==> trial 37 <==
==> flow/design.v (excerpt) <==
module clk_ctrl
(
	input				wire				clk_i					,
	input				wire				rstn_i				,	
	input				wire	[15:0]	freq						,
	output			reg				dds1_o					,
	output			reg				dds_o						
);
Settings: LEC_CHECK=0, ABC_AREA=1, CAP_MARGIN=20, CORE_ASPECT_RATIO=1.45, CORE_MARGIN=2, CORE_UTILIZATION=72, CTS_CLUSTER_DIAMETER=375, CTS_CLUSTER_SIZE=97, SLEW_MARGIN=20, TNS_END_PERCENT=10; clock period 16.8 ns.
run.sh (not shown) runs the stock make flow with config.mk's settings and CLKGATE_MAP_FILE=.
==> trial 72 (differences from trial 37) <==
Settings changed: ABC_AREA 1 to not set, CORE_ASPECT_RATIO 1.45 to not set, CORE_UTILIZATION 72 to 40, CTS_CLUSTER_DIAMETER 375 to not set, CTS_CLUSTER_SIZE 97 to not set, HOLD_SLACK_MARGIN set to -0.05, MAX_ROUTING_LAYER set to met4, SETUP_SLACK_MARGIN set to 5.0, TNS_END_PERCENT 10 to not set.
==> flow/constraint.sdc (replaced) <==
create_clock -name core_clock -period 90.8 [get_ports {clk_i}]
set_input_delay 18.1600 -clock core_clock [delete_from_list [all_inputs] [get_ports {clk_i}]]
set_output_delay 18.1600 -clock core_clock [all_outputs]
set_load 0.01 [all_outputs]
==> build 5 (differences from trial 37) <==
Settings changed: CORE_ASPECT_RATIO 1.45 to not set, CTS_CLUSTER_DIAMETER 375 to not set, CTS_CLUSTER_SIZE 97 to 95, PLACE_DENSITY set to 0.4, TNS_END_PERCENT 10 to 15.
==> flow/constraint.sdc (replaced) <==
create_clock -name core_clock -period 54.9 [get_ports {clk_i}]
set_input_delay 10.9800 -clock core_clock [delete_from_list [all_inputs] [get_ports {clk_i}]]
set_output_delay 10.9800 -clock core_clock [all_outputs]
set_load 0.01 [all_outputs]
==> build 40 (differences from trial 37) <==
Settings changed: ABC_AREA 1 to not set, CORE_ASPECT_RATIO 1.45 to not set, CORE_UTILIZATION 72 to 46, CTS_CLUSTER_DIAMETER 375 to not set, CTS_CLUSTER_SIZE 97 to not set, TNS_END_PERCENT 10 to not set.
==> flow/constraint.sdc (replaced) <==
create_clock -name core_clock -period 68.6 [get_ports {clk_i}]
set_input_delay 13.7200 -clock core_clock [delete_from_list [all_inputs] [get_ports {clk_i}]]
set_output_delay 13.7200 -clock core_clock [all_outputs]
set_load 0.01 [all_outputs]
==> impl_metrics.xml <==
<?xml version="1.0" encoding="UTF-8"?>
<metrics>
  <group name="final_timing">
    <metric name="report.final.setup_viol" unit="">13</metric>
    <metric name="setup_ws" unit="ns">-1.29</metric>
  </group>
  <group name="outcome">
    <metric name="violatedChecks" unit="">setup timing</metric>
    <metric name="run_status" unit="">complete, but fails checks</metric>
  </group>
  <group name="synthesis">
    <metric name="yosys.area.top_type_share" unit="%">14.1</metric>
  </group>
</metrics>
The numbers above come from build 5.

==> impl_metrics.xml <==
<?xml version="1.0" encoding="UTF-8"?>
<metrics>
  <group name="final_timing">
    <metric name="setup_ws" unit="ns">10.41</metric>
    <metric name="report.final.setup_viol" unit="">0</metric>
  </group>
  <group name="synthesis">
    <metric name="yosys.area.top_type_share" unit="%">9.33</metric>
  </group>
  <group name="outcome">
    <metric name="run_status" unit="">finished clean</metric>
  </group>
</metrics>
The numbers above come from trial 72.

==> impl_metrics.xml <==
<?xml version="1.0" encoding="UTF-8"?>
<metrics>
  <group name="route">
    <metric name="wl_met2" unit="microns">77700</metric>
    <metric name="n_antenna_cell" unit="">0</metric>
  </group>
  <group name="final_timing">
    <metric name="holdWs" unit="ns">0.404</metric>
    <metric name="report.final.setup_viol" unit="">0</metric>
  </group>
  <group name="clock_tree">
    <metric name="cts.htree.levels" unit="">3</metric>
  </group>
  <group name="critical_path">
    <metric name="r2r.worst_path.cells" unit="">31</metric>
    <metric name="data_required_time_at_the_worst_endpoint" unit="ns">68.87</metric>
    <metric name="critPathMaxFanout" unit="">11</metric>
  </group>
  <group name="synthesis">
    <metric name="synth.yosys.warnings" unit="">1</metric>
  </group>
  <group name="outcome">
    <metric name="run_status" unit="">finished clean</metric>
  </group>
</metrics>
The numbers above come from build 40.

==> impl_metrics.xml <==
<?xml version="1.0" encoding="UTF-8"?>
<metrics>
  <group name="synthesis">
    <metric name="post_synth_num_cell_types" unit="">84</metric>
    <metric name="yosys.area.top_type_share" unit="%">14.1</metric>
  </group>
  <group name="outcome">
    <metric name="run_status" unit="">aborted with a tool error</metric>
    <metric name="failing_step" unit="">3_5_place_dp</metric>
    <metric name="error_message" unit="">[ERROR DPL-0033] detailed placement checks failed during check placement.</metric>
  </group>
  <group name="floorplan">
    <metric name="fp.dieW" unit="microns">226</metric>
    <metric name="die_height" unit="microns">326</metric>
  </group>
  <group name="placed_design">
    <metric name="routabilityCongestion" unit="">1.03</metric>
    <metric name="port_buffers" unit="">19</metric>
  </group>
</metrics>
The numbers above come from trial 37.


==> build 62 <==
==> flow/design.v <==
module clk_ctrl
(
	input				wire				clk_i					,
	input				wire				rstn_i				,	
	input				wire	[15:0]	freq						,
	output			reg				dds1_o					,
	output			reg				dds_o						
);
reg	[31:0]	cnt;
wire	[63:0]	add;
assign add =freq*32'd4294967295/16'd30000;
always@(posedge clk_i or negedge rstn_i)
	if(rstn_i ==1'b0)
		cnt <=32'd0;
	else
		cnt <=cnt +add; 
always@(posedge clk_i or negedge rstn_i)
	if(rstn_i ==1'b0)
		dds_o <=1'b0;
	else if(cnt >=32'd2147483648)
		dds_o <=1'b1;
	else
		dds_o <=1'b0;		
reg	[31:0]	cnt1;
wire	[63:0]	add1;
assign add1 =(freq/8'd36)*32'd4294967295/16'd3000;
always@(posedge clk_i or negedge rstn_i)
	if(rstn_i ==1'b0)
		cnt1 <=32'd0;
	else
		cnt1 <=cnt1 +add1; 
always@(posedge clk_i or negedge rstn_i)
	if(rstn_i ==1'b0)
		dds1_o <=1'b0;
	else if(cnt1 >=32'd2147483648)
		dds1_o <=1'b1;
	else
		dds1_o <=1'b0;		
endmodule
==> flow/run.sh <==
#!/bin/bash
# the make line also repeats each setting of config.mk as NAME=value (left out here)
make -C /OpenROAD-flow-scripts/flow DESIGN_CONFIG=/design/flow/config.mk WORK_HOME=/design/flow/orfs CLKGATE_MAP_FILE= finish
==> flow/config.mk <==
export PLATFORM = sky130hd
export DESIGN_NAME = clk_ctrl
export DESIGN_NICKNAME = clk_ctrl
export VERILOG_FILES = /design/flow/design.v
export SDC_FILE = /design/flow/constraint.sdc
export NUM_CORES = 4
export LEC_CHECK = 0
export ABC_AREA = 1
export CAP_MARGIN = 20
export CORE_ASPECT_RATIO = 1.22
export CORE_MARGIN = 2
export CORE_UTILIZATION = 71
export CTS_CLUSTER_SIZE = 100
export PLACE_DENSITY = 0.4
export SLEW_MARGIN = 20
export TNS_END_PERCENT = 15
==> flow/constraint.sdc <==
create_clock -name core_clock -period 38.1 [get_ports {clk_i}]
set_input_delay 7.6200 -clock core_clock [delete_from_list [all_inputs] [get_ports {clk_i}]]
set_output_delay 7.6200 -clock core_clock [all_outputs]
set_load 0.01 [all_outputs]
==> inputs of build 65, as changes to build 62 <==
--- a/flow/config.mk
+++ b/flow/config.mk
@@ -8,9 +8,8 @@
 export ABC_AREA = 1
 export CAP_MARGIN = 20
-export CORE_ASPECT_RATIO = 1.22
 export CORE_MARGIN = 2
-export CORE_UTILIZATION = 71
-export CTS_CLUSTER_SIZE = 100
-export PLACE_DENSITY = 0.4
+export CORE_UTILIZATION = 72
+export CTS_CLUSTER_DIAMETER = 377
+export CTS_CLUSTER_SIZE = 90
+export HOLD_SLACK_MARGIN = 0.29
 export SLEW_MARGIN = 20
-export TNS_END_PERCENT = 15
==> flow/constraint.sdc (replaced) <==
create_clock -name core_clock -period 48.6 [get_ports {clk_i}]
set_input_delay 9.7200 -clock core_clock [delete_from_list [all_inputs] [get_ports {clk_i}]]
set_output_delay 9.7200 -clock core_clock [all_outputs]
set_load 0.01 [all_outputs]
==> qor summary <==
| item | build 62 | build 65 |
|---|---|---|
| Compound Share, Synth | 0.08042 | 0.08042 |
| Number of port buffers | 19 | 19 |
| Core outline area | 71,350 um^2 | 70,390 um^2 |
| Area share of xor/xnor cells in the synthesized design | 0.05446 | 0.05446 |
| Largest area contributor in the netlist | nand2_1 | nand2_1 |
| Share of the yosys chip area belonging to registers | 0.03214 | 0.03214 |
| Warnings, synthesis | 1 | 1 |
| Status | stopped before the end | stopped before the end |
| Failing step | detailed placement | global routing |
| Vertical die dimension | 301.2 um | 271.2 um |
| Horizontal die dimension | 247.6 um | 271.2 um |
| Number of I/O pins | 20 | 20 |
| Fraction of the mapped netlist area in simple logic gates | 0.5250 | 0.5250 |
| Mapped Nets | 8,508 | 8,508 |
| Synthesis-stage register bit count | 66 | 66 |
| Number of flops mapped to enable cells by yosys | 0 | 0 |
| Gp weighted congestion | 1.040 | 0.9803 |
| Cell with the most instances after synthesis | nand2_1 | nand2_1 |
| Pre-placement core utilization | 0.7203 | 0.7301 |
| Total die size | 74,560 um^2 | 73,530 um^2 |
| Number of standard-cell rows in the floorplan | 108 | 97 |

==> inputs of v38 <==
// clk_ctrl: RTL as listed in full above, without the edits since
Settings: LEC_CHECK=0, CAP_MARGIN=20, CORE_MARGIN=2, CORE_UTILIZATION=68, SLEW_MARGIN=20; clock period 57.4 ns.
==> v7: changes against v38 <==
--- a/flow/config.mk
+++ b/flow/config.mk
@@ -7,5 +7,10 @@
 export LEC_CHECK = 0
 export CAP_MARGIN = 20
+export CELL_PAD_IN_SITES_GLOBAL_PLACEMENT = 1
 export CORE_MARGIN = 2
-export CORE_UTILIZATION = 68
+export CORE_UTILIZATION = 63
+export CTS_CLUSTER_DIAMETER = 285
+export CTS_CLUSTER_SIZE = 98
+export PLACE_DENSITY = 0.35
 export SLEW_MARGIN = 20
+export TNS_END_PERCENT = 15
==> flow/constraint.sdc (replaced) <==
create_clock -name core_clock -period 70.0 [get_ports {clk_i}]
set_input_delay 14.0000 -clock core_clock [delete_from_list [all_inputs] [get_ports {clk_i}]]
set_output_delay 14.0000 -clock core_clock [all_outputs]
set_load 0.01 [all_outputs]
==> v16: changes against v38 <==
--- a/flow/config.mk
+++ b/flow/config.mk
@@ -6,6 +6,10 @@
 export NUM_CORES = 4
 export LEC_CHECK = 0
-export CAP_MARGIN = 20
+export ABC_AREA = 1
+export CAP_MARGIN = 40
 export CORE_MARGIN = 2
-export CORE_UTILIZATION = 68
+export CORE_UTILIZATION = 72
+export CTS_CLUSTER_SIZE = 14
+export PLACE_DENSITY_LB_ADDON = 0.14
+export SETUP_SLACK_MARGIN = 4.9
 export SLEW_MARGIN = 20
==> flow/constraint.sdc (replaced) <==
create_clock -name core_clock -period 17.2 [get_ports {clk_i}]
set_input_delay 3.4400 -clock core_clock [delete_from_list [all_inputs] [get_ports {clk_i}]]
set_output_delay 3.4400 -clock core_clock [all_outputs]
set_load 0.01 [all_outputs]
==> notes <==
v38 completed and failed the layout checks on setup timing. v7 passed the timing, design-rule and antenna checks. v16 did not get past detailed placement (3_5_place_dp). Against v38, the worst hold slack of v7 is higher by 28 ps. In v38 the clock skew is higher than in v7, by 2.6 ps. Between v16 and v38, the lower synthesized area is in v16 (gap 7.9%, measured against v38). Of v38 and v7, v38 has the higher design area (gap about 20%, measured against v7).

==> cedar: inputs <==
Starts from the design.v that is shown in full above.
Settings: LEC_CHECK=0, ABC_AREA=1, CAP_MARGIN=35, CORE_ASPECT_RATIO=1.94, CORE_MARGIN=8, CORE_UTILIZATION=40, CTS_CLUSTER_DIAMETER=396, CTS_CLUSTER_SIZE=62, GPL_ROUTABILITY_DRIVEN=0, GPL_TIMING_DRIVEN=1, PLACE_DENSITY_LB_ADDON=0.24, SLEW_MARGIN=10, TNS_END_PERCENT=85; clock period 109.0 ns.
==> inputs of tundra, as changes to cedar <==
ABC_AREA = unset   (was 1)
CAP_MARGIN = 20   (was 35)
CORE_ASPECT_RATIO = unset   (was 1.94)
CORE_MARGIN = 2   (was 8)
CTS_CLUSTER_DIAMETER = unset   (was 396)
CTS_CLUSTER_SIZE = unset   (was 62)
GPL_ROUTABILITY_DRIVEN = unset   (was 0)
GPL_TIMING_DRIVEN = unset   (was 1)
HOLD_SLACK_MARGIN = 0.2   (was unset)
PLACE_DENSITY_LB_ADDON = unset   (was 0.24)
SLEW_MARGIN = 20   (was 10)
TNS_END_PERCENT = unset   (was 85)
==> flow/constraint.sdc (replaced) <==
create_clock -name core_clock -period 90.8 [get_ports {clk_i}]
set_input_delay 18.1600 -clock core_clock [delete_from_list [all_inputs] [get_ports {clk_i}]]
set_output_delay 18.1600 -clock core_clock [all_outputs]
set_load 0.01 [all_outputs]
==> qor summary <==
	tundra	cedar
Capturing point of the worst reg2reg path	cnt[31]	cnt1[31]
Dpl cells	8776	9489
Worst reg2reg path startpoint	cnt[1]	cnt1[2]
Initial Util	0.4013	0.4022
FA/HA/MAJ Cells, Area Fraction	0.1907	0.1974
Number of non-filler instances in the completed layout	8795	9506
Top area contributor share	0.09331	0.1409
First-pass GRT wire length	261400 um	232300 um
Post-synth seq share	0.02961	0.03214
Core outline area	139000 um2	127800 um2
Hold Crit Start	cnt1[0]	cnt1[31]
Total GRT Usage	0.2150	0.1965
Aoi share	0.3507	0.08042
Hold endpoint	cnt1[0]	dds1_o
Net count after synthesis	7766	8508
Result of the run	complete, no violations	complete, no violations
DIE WIDTH	377.4 um	273.3 um
Arrival @ worst endpoint	84.18 ns	78.36 ns
TritonRoute pass-1 iters	6	5

==> job 4322: inputs <==
// clk_ctrl: RTL as listed in full above, without the edits since
Settings: LEC_CHECK=0, CAP_MARGIN=20, CELL_PAD_IN_SITES_DETAIL_PLACEMENT=2, CELL_PAD_IN_SITES_GLOBAL_PLACEMENT=1, CORE_MARGIN=2, CORE_UTILIZATION=40, CTS_CLUSTER_DIAMETER=344, CTS_CLUSTER_SIZE=54, GPL_TIMING_DRIVEN=0, MAX_ROUTING_LAYER=met5, SETUP_SLACK_MARGIN=5.0, SLEW_MARGIN=10; clock period 90.8 ns.
==> job 8580: changes against job 4322 <==
==> flow/config.mk (replaced) <==
export PLATFORM = sky130hd
export DESIGN_NAME = clk_ctrl
export DESIGN_NICKNAME = clk_ctrl
export VERILOG_FILES = /design/flow/design.v
export SDC_FILE = /design/flow/constraint.sdc
export NUM_CORES = 4
export LEC_CHECK = 0
export CAP_MARGIN = 35
export CORE_ASPECT_RATIO = 1.94
export CORE_MARGIN = 8
export CORE_UTILIZATION = 40
export CTS_CLUSTER_DIAMETER = 396
export CTS_CLUSTER_SIZE = 62
export GPL_ROUTABILITY_DRIVEN = 0
export GPL_TIMING_DRIVEN = 0
export PLACE_DENSITY_LB_ADDON = 0.24
export SLEW_MARGIN = 10
==> flow/constraint.sdc (replaced) <==
create_clock -name core_clock -period 109.0 [get_ports {clk_i}]
set_input_delay 21.8000 -clock core_clock [delete_from_list [all_inputs] [get_ports {clk_i}]]
set_output_delay 21.8000 -clock core_clock [all_outputs]
set_load 0.01 [all_outputs]
==> run_summary.xml <==
<?xml version="1.0" encoding="UTF-8"?>
<metrics>
  <group name="layout">
    <metric name="area_growth" unit="%">5.204</metric>
    <metric name="seq-cell-share" unit="">0.02814</metric>
    <metric name="number_of_clock_buffers_in_the_layout" unit="">10</metric>
    <metric name="clockNetworkAreaShare" unit="">0.005586</metric>
  </group>
  <group name="floorplanning">
    <metric name="die-width" unit="microns">284.1</metric>
  </group>
  <group name="status">
    <metric name="run_status" unit="">no timing/DRC/antenna violations</metric>
  </group>
</metrics>
Source of the figures above: job 8580

==> run_summary.xml <==
<?xml version="1.0" encoding="UTF-8"?>
<metrics>
  <group name="status">
    <metric name="run_status" unit="">no timing/DRC/antenna violations</metric>
  </group>
  <group name="layout">
    <metric name="clockNetworkAreaShare" unit="">0.005706</metric>
    <metric name="number_of_clock_buffers_in_the_layout" unit="">12</metric>
    <metric name="seq-cell-share" unit="">0.02779</metric>
  </group>
</metrics>
Source of the figures above: job 4322

